==> v2: inputs <==
Design cordic_sin_cos, start of the top module:
module  cordic_sin_cos
#(    
    parameter PIPELINE  = 16                         
)
(
    input                               clk,
    input                               rst_n,
    input       signed  [31:0]          angle,       
    input                               pre_vaild,
    output  reg signed  [31:0]          sin, 
    output  reg signed  [31:0]          cos,
    output  reg                         post_vaild
);
clock: 5.19 ns
lec_check: 0
cap_margin: 20
core_margin: 2
core_utilization: 40
slew_margin: 20
run.sh (not shown) runs the stock make flow with config.mk's settings and CLKGATE_MAP_FILE=.
==> v18 (differences from v2) <==
--- a/flow/config.mk
+++ b/flow/config.mk
@@ -7,5 +7,6 @@
 export LEC_CHECK = 0
 export CAP_MARGIN = 20
 export CORE_MARGIN = 2
-export CORE_UTILIZATION = 40
+export CORE_UTILIZATION = 72
+export SETUP_SLACK_MARGIN = 1.35
 export SLEW_MARGIN = 20
==> flow/constraint.sdc (replaced) <==
create_clock -name core_clock -period 4.71 [get_ports {clk}]
set_input_delay 0.9420 -clock core_clock [delete_from_list [all_inputs] [get_ports {clk}]]
set_output_delay 0.9420 -clock core_clock [all_outputs]
set_load 0.01 [all_outputs]
==> results <==
v18 aborted during 5_1_grt with GRT-0232. v2 completed without violations.
Synthesized cell count is the same in v2 and v18.
In area after synthesis, v2 and v18 do not differ.
Die area: v2 is larger than v18 (79%).

==> inputs of nickel <==
cordic_sin_cos again, from the RTL that the note above started with.
export LEC_CHECK = 0
export ABC_AREA = 1
export CAP_MARGIN = 0
export CORE_ASPECT_RATIO = 0.7
export CORE_MARGIN = 2
export CORE_UTILIZATION = 72
export CTS_CLUSTER_DIAMETER = 365
export CTS_CLUSTER_SIZE = 11
export HOLD_SLACK_MARGIN = 0.29
export PLACE_DENSITY = 0.39
export SETUP_SLACK_MARGIN = 0.56
export SLEW_MARGIN = 20
export TNS_END_PERCENT = 5
create_clock -name core_clock -period 1.86 [get_ports {clk}]
==> harbor: changes against nickel <==
CAP_MARGIN = 5   (was 0)
CORE_ASPECT_RATIO = 1.31   (was 0.7)
CORE_UTILIZATION = 29   (was 72)
CTS_CLUSTER_DIAMETER = 70   (was 365)
CTS_CLUSTER_SIZE = 94   (was 11)
GPL_TIMING_DRIVEN = 1   (was unset)
HOLD_SLACK_MARGIN = -0.07   (was 0.29)
MAX_ROUTING_LAYER = met4   (was unset)
MIN_ROUTING_LAYER = met1   (was unset)
PLACE_DENSITY = unset   (was 0.39)
SETUP_SLACK_MARGIN = 1.01   (was 0.56)
SLEW_MARGIN = 35   (was 20)
TNS_END_PERCENT = 40   (was 5)
==> flow/constraint.sdc (replaced) <==
create_clock -name core_clock -period 7.34 [get_ports {clk}]
set_input_delay 1.4680 -clock core_clock [delete_from_list [all_inputs] [get_ports {clk}]]
set_output_delay 1.4680 -clock core_clock [all_outputs]
set_load 0.01 [all_outputs]
==> tundra: changes against nickel <==
ABC_AREA = unset   (was 1)
CAP_MARGIN = 20   (was 0)
CORE_ASPECT_RATIO = unset   (was 0.7)
CTS_CLUSTER_DIAMETER = unset   (was 365)
CTS_CLUSTER_SIZE = unset   (was 11)
HOLD_SLACK_MARGIN = unset   (was 0.29)
PLACE_DENSITY = unset   (was 0.39)
PLACE_DENSITY_LB_ADDON = 0.21   (was unset)
SETUP_SLACK_MARGIN = 1.37   (was 0.56)
TNS_END_PERCENT = unset   (was 5)
==> flow/constraint.sdc (replaced) <==
create_clock -name core_clock -period 4.71 [get_ports {clk}]
set_input_delay 0.9420 -clock core_clock [delete_from_list [all_inputs] [get_ports {clk}]]
set_output_delay 0.9420 -clock core_clock [all_outputs]
set_load 0.01 [all_outputs]
==> flow_metrics.env <==
# physical design summary
export IMPL_die_h_um=395
export IMPL_syn_nets=13400
export IMPL_coreArea_um2=152000
export IMPL_gp_congestion=0.981
export IMPL_placed_cells=14100
export IMPL_ys_top_cells_by_area="dfrtp_1 33%, ha_1 14%, xnor2_1 9.2%"
export IMPL_fp_util=0.724
export IMPL_hpwl_um=234000
export IMPL_haltStage="global routing"
export IMPL_synth_cellmix_compoundShare=0.196
export IMPL_synthTopCellsByCount="1,460 x dfrtp_1, 1,267 x ha_1, 1,245 x a21oi_1"
export IMPL_status="stopped before the end"
export IMPL_simple_gate_share=0.144
export IMPL_rows=143
export IMPL_synth_area_um2=110000
export IMPL_synth_area_per_cell_um2=9.14
[end of results for tundra]
==> flow_metrics.env <==
# physical design summary
export IMPL_status="stopped before the end"
export IMPL_haltStage="clock tree synthesis"
export IMPL_error="[ERROR DPL-0038] Utilization greater than 100%, impossible to legalize"
export IMPL_synth_area_per_cell_um2=6.94
export IMPL_die_h_um=359
export IMPL_yosys_warnings=4
export IMPL_synth_cellmix_compoundShare=0.140
export IMPL_gp_congestion=1.23
export IMPL_syn_nets=20000
export IMPL_placed_cells=26200
export IMPL_fp_util=0.724
export IMPL_rows=130
export IMPL_ys_top_cells_by_area="dfrtp_1 28%, nand2_1 14%, ha_1 12%"
export IMPL_synth_area_um2=130000
export IMPL_simple_gate_share=0.288
[end of results for nickel]
==> flow_metrics.env <==
# yosys + openroad results
export IMPL_hpwl_um=400000
export IMPL_placed_cells=24700
export IMPL_synth_area_um2=130000
export IMPL_synth_cellmix_compoundShare=0.140
export IMPL_rows=281
export IMPL_status="no timing/DRC/antenna violations"
export IMPL_gp_congestion=0.991
export IMPL_simple_gate_share=0.288
export IMPL_die_h_um=769
export IMPL_ys_top_cells_by_area="dfrtp_1 28%, nand2_1 14%, ha_1 12%"
export IMPL_synth_area_per_cell_um2=6.94
export IMPL_port_buffers=99
export IMPL_synthTopCellsByCount="4,758 x nand2_1, 2,200 x nor2_1, 1,931 x inv_1"
export IMPL_syn_nets=20000
[end of results for harbor]

==> inputs of run P <==
==> flow/design.v <==
module  cordic_sin_cos
#(    
    parameter PIPELINE  = 16                         
)
(
    input                               clk,
    input                               rst_n,
    input       signed  [31:0]          angle,       
    input                               pre_vaild,
    output  reg signed  [31:0]          sin, 
    output  reg signed  [31:0]          cos,
    output  reg                         post_vaild
); 
wire signed [31:0]  angle_array[15:0];
assign angle_array[0]  = 32'sd2949120;     
assign angle_array[1]  = 32'sd1740992;     
assign angle_array[2]  = 32'sd919872;      
assign angle_array[3]  = 32'sd466944;      
assign angle_array[4]  = 32'sd234368;      
assign angle_array[5]  = 32'sd117312;      
assign angle_array[6]  = 32'sd58688;       
assign angle_array[7]  = 32'sd29312;       
assign angle_array[8]  = 32'sd14656;       
assign angle_array[9]  = 32'sd7360;        
assign angle_array[10] = 32'sd3648;        
assign angle_array[11] = 32'sd1856;	      
assign angle_array[12] = 32'sd896;         
assign angle_array[13] = 32'sd448;         
assign angle_array[14] = 32'sd256;         
assign angle_array[15] = 32'sd128;         
localparam K        = 32'h09b74;	   
reg signed  [31:0]  angle_map;
reg         [1:0]   site;
wire signed [15:0]  angle_t;
assign  angle_t = angle >>> 16;
always@(posedge clk or negedge rst_n)begin 
    if(!rst_n)begin
        angle_map   <=  0;
        site        <=  2'd1;
    end
    else    if((angle_t >= (-16'sd90))&&(angle_t <= 16'sd90))begin
        angle_map   <=  angle;
        site        <=  2'd1;
    end
    else    if(angle_t > 16'sd90 && angle_t <= 16'sd180)begin
        angle_map   <=  32'sd11796480 - angle;                   
        site        <=  2'd2;
    end
    else    begin
        angle_map   <=  -32'sd11796480 - angle;
        site        <=  2'd3;
    end
end   
reg signed 	[31:0] 		x[PIPELINE:0];
reg signed 	[31:0] 		y[PIPELINE:0];
reg signed 	[31:0] 		z[PIPELINE:0];
always@(posedge clk or negedge rst_n)begin
   if(!rst_n)begin
       x[0]    <=  32'sd0;
       y[0]    <=  32'sd0;
       z[0]    <=  32'sd0;
   end
   else    begin
       x[0]    <=   K;
       y[0]    <=   32'sd0;
       z[0]    <=   angle_map;
   end
end
genvar i;
generate
    for(i = 1;i < PIPELINE+1;i = i + 1)begin:cal_xyz
        always@(posedge clk or negedge rst_n)begin
            if(!rst_n)begin
                x[i]    <=  32'sd0;
                y[i]    <=  32'sd0;
                z[i]    <=  32'sd0;
            end
            else    if(z[i-1][31])begin
                x[i]    <=  x[i-1] + (y[i-1] >>> (i-1));
                y[i]    <=  y[i-1] - (x[i-1] >>> (i-1));
                z[i]    <=  z[i-1] + angle_array[i-1];
            end
            else    begin
                x[i]    <=  x[i-1] - (y[i-1] >>> (i-1));
                y[i]    <=  y[i-1] + (x[i-1] >>> (i-1));
                z[i]    <=  z[i-1] - angle_array[i-1];
            end
        end 
    end
endgenerate
reg     [PIPELINE+1:0]      vaild_r;
reg     [2*PIPELINE+1:0]    site_r;
always@(posedge clk or negedge rst_n)begin
    if(!rst_n)
        vaild_r <=  {(PIPELINE+2){1'b0}};
    else
        vaild_r <=  {vaild_r[PIPELINE:0],pre_vaild};
end
always@(posedge clk )begin
    site_r  <=  {site_r[2*PIPELINE-1:0],site};   
end
always@(posedge clk or negedge rst_n)begin
    if(!rst_n)
        post_vaild  <=  0;
    else
        post_vaild  <=  vaild_r[PIPELINE+1];
end
always@(posedge clk or negedge rst_n)begin
    if(!rst_n)begin
        sin <=  0;
        cos <=  0;
    end
    else    if(~vaild_r[PIPELINE+1])begin
        sin <=  0;
        cos <=  0;
    end
    else    begin
        case(site_r[2*PIPELINE+1:2*PIPELINE])
            2'd1:begin
                sin <=  y[PIPELINE];
                cos <=  x[PIPELINE];
            end
            2'd2:begin
                sin <=  y[PIPELINE];
                cos <=  ~x[PIPELINE] + 1;
            end
            2'd3:begin
                sin <=  y[PIPELINE];
                cos <=  ~x[PIPELINE] + 1;
            end      
            default:begin
                sin <=  y[PIPELINE];
                cos <=  x[PIPELINE];
            end
        endcase  
    end
end
endmodule
==> flow/run.sh <==
#!/bin/bash
# the make line also repeats each setting of config.mk as NAME=value (left out here)
make -C /OpenROAD-flow-scripts/flow DESIGN_CONFIG=/design/flow/config.mk WORK_HOME=/design/flow/orfs CLKGATE_MAP_FILE= finish
==> flow/config.mk <==
export PLATFORM = sky130hd
export DESIGN_NAME = cordic_sin_cos
export DESIGN_NICKNAME = cordic_sin_cos
export VERILOG_FILES = /design/flow/design.v
export SDC_FILE = /design/flow/constraint.sdc
export NUM_CORES = 4
export LEC_CHECK = 0
export ABC_AREA = 1
export CAP_MARGIN = 20
export CORE_MARGIN = 2
export CORE_UTILIZATION = 72
export CTS_CLUSTER_DIAMETER = 365
export CTS_CLUSTER_SIZE = 98
export PLACE_DENSITY = 0.39
export SETUP_SLACK_MARGIN = 0.56
export SLEW_MARGIN = 20
export TNS_END_PERCENT = 5
==> flow/constraint.sdc <==
create_clock -name core_clock -period 1.86 [get_ports {clk}]
set_input_delay 0.3720 -clock core_clock [delete_from_list [all_inputs] [get_ports {clk}]]
set_output_delay 0.3720 -clock core_clock [all_outputs]
set_load 0.01 [all_outputs]
==> run G: changes against run P <==
ABC_AREA = not set   (was 1)
CAP_MARGIN = 5   (was 20)
CTS_CLUSTER_DIAMETER = not set   (was 365)
CTS_CLUSTER_SIZE = not set   (was 98)
PLACE_DENSITY = not set   (was 0.39)
SETUP_SLACK_MARGIN = not set   (was 0.56)
TNS_END_PERCENT = not set   (was 5)
==> flow/constraint.sdc (replaced) <==
create_clock -name core_clock -period 3.85 [get_ports {clk}]
set_input_delay 0.7700 -clock core_clock [delete_from_list [all_inputs] [get_ports {clk}]]
set_output_delay 0.7700 -clock core_clock [all_outputs]
set_load 0.01 [all_outputs]
==> results <==
- Run G never finished: it broke off in 5_1_grt with GRT-0232. Run P ended with an error in 4_1_cts.
- Between run P and run G, the lower synthesized area is in run G (gap 18%, measured against run G).
- Of run G and run P, run P has the higher synthesized cell count (gap 36%, measured against run P).
- Against run P, the die size of run G is lower by about 15%.
==> figures <==
metric	run G	run P
Overall die width	395 um	428 um
Worst slack after detailed placement	-0.608 ns	-1.76 ns
Yosys stat chip area	110000 um2	130000 um2
Final Wtd Congestion	1.01	1.16
Cell area after synthesis	110000 um2	130000 um2
Die height	395 um	428 um
Number of nets at floorplan	13400	20000
Top-area cell type share of the netlist area	0.333	0.282
Hpwl dp	255000 um	497000 um
Number of instances in the synthesized netlist	12000	18700
XOR/XNOR Fraction of Synth Area	0.137	0.0987
Number of standard-cell rows in the floorplan	143	155
Placed Cells incl. Taps	15700	26000
Compound-cell area share of the yosys netlist	0.196	0.140
Cell variety after synth	93	64
Area of the die	156000 um2	183000 um2
Outcome	stopped before the end	stopped before the end
Failing step	5_1_grt	4_1_cts
Yosys cell count	12000	18700
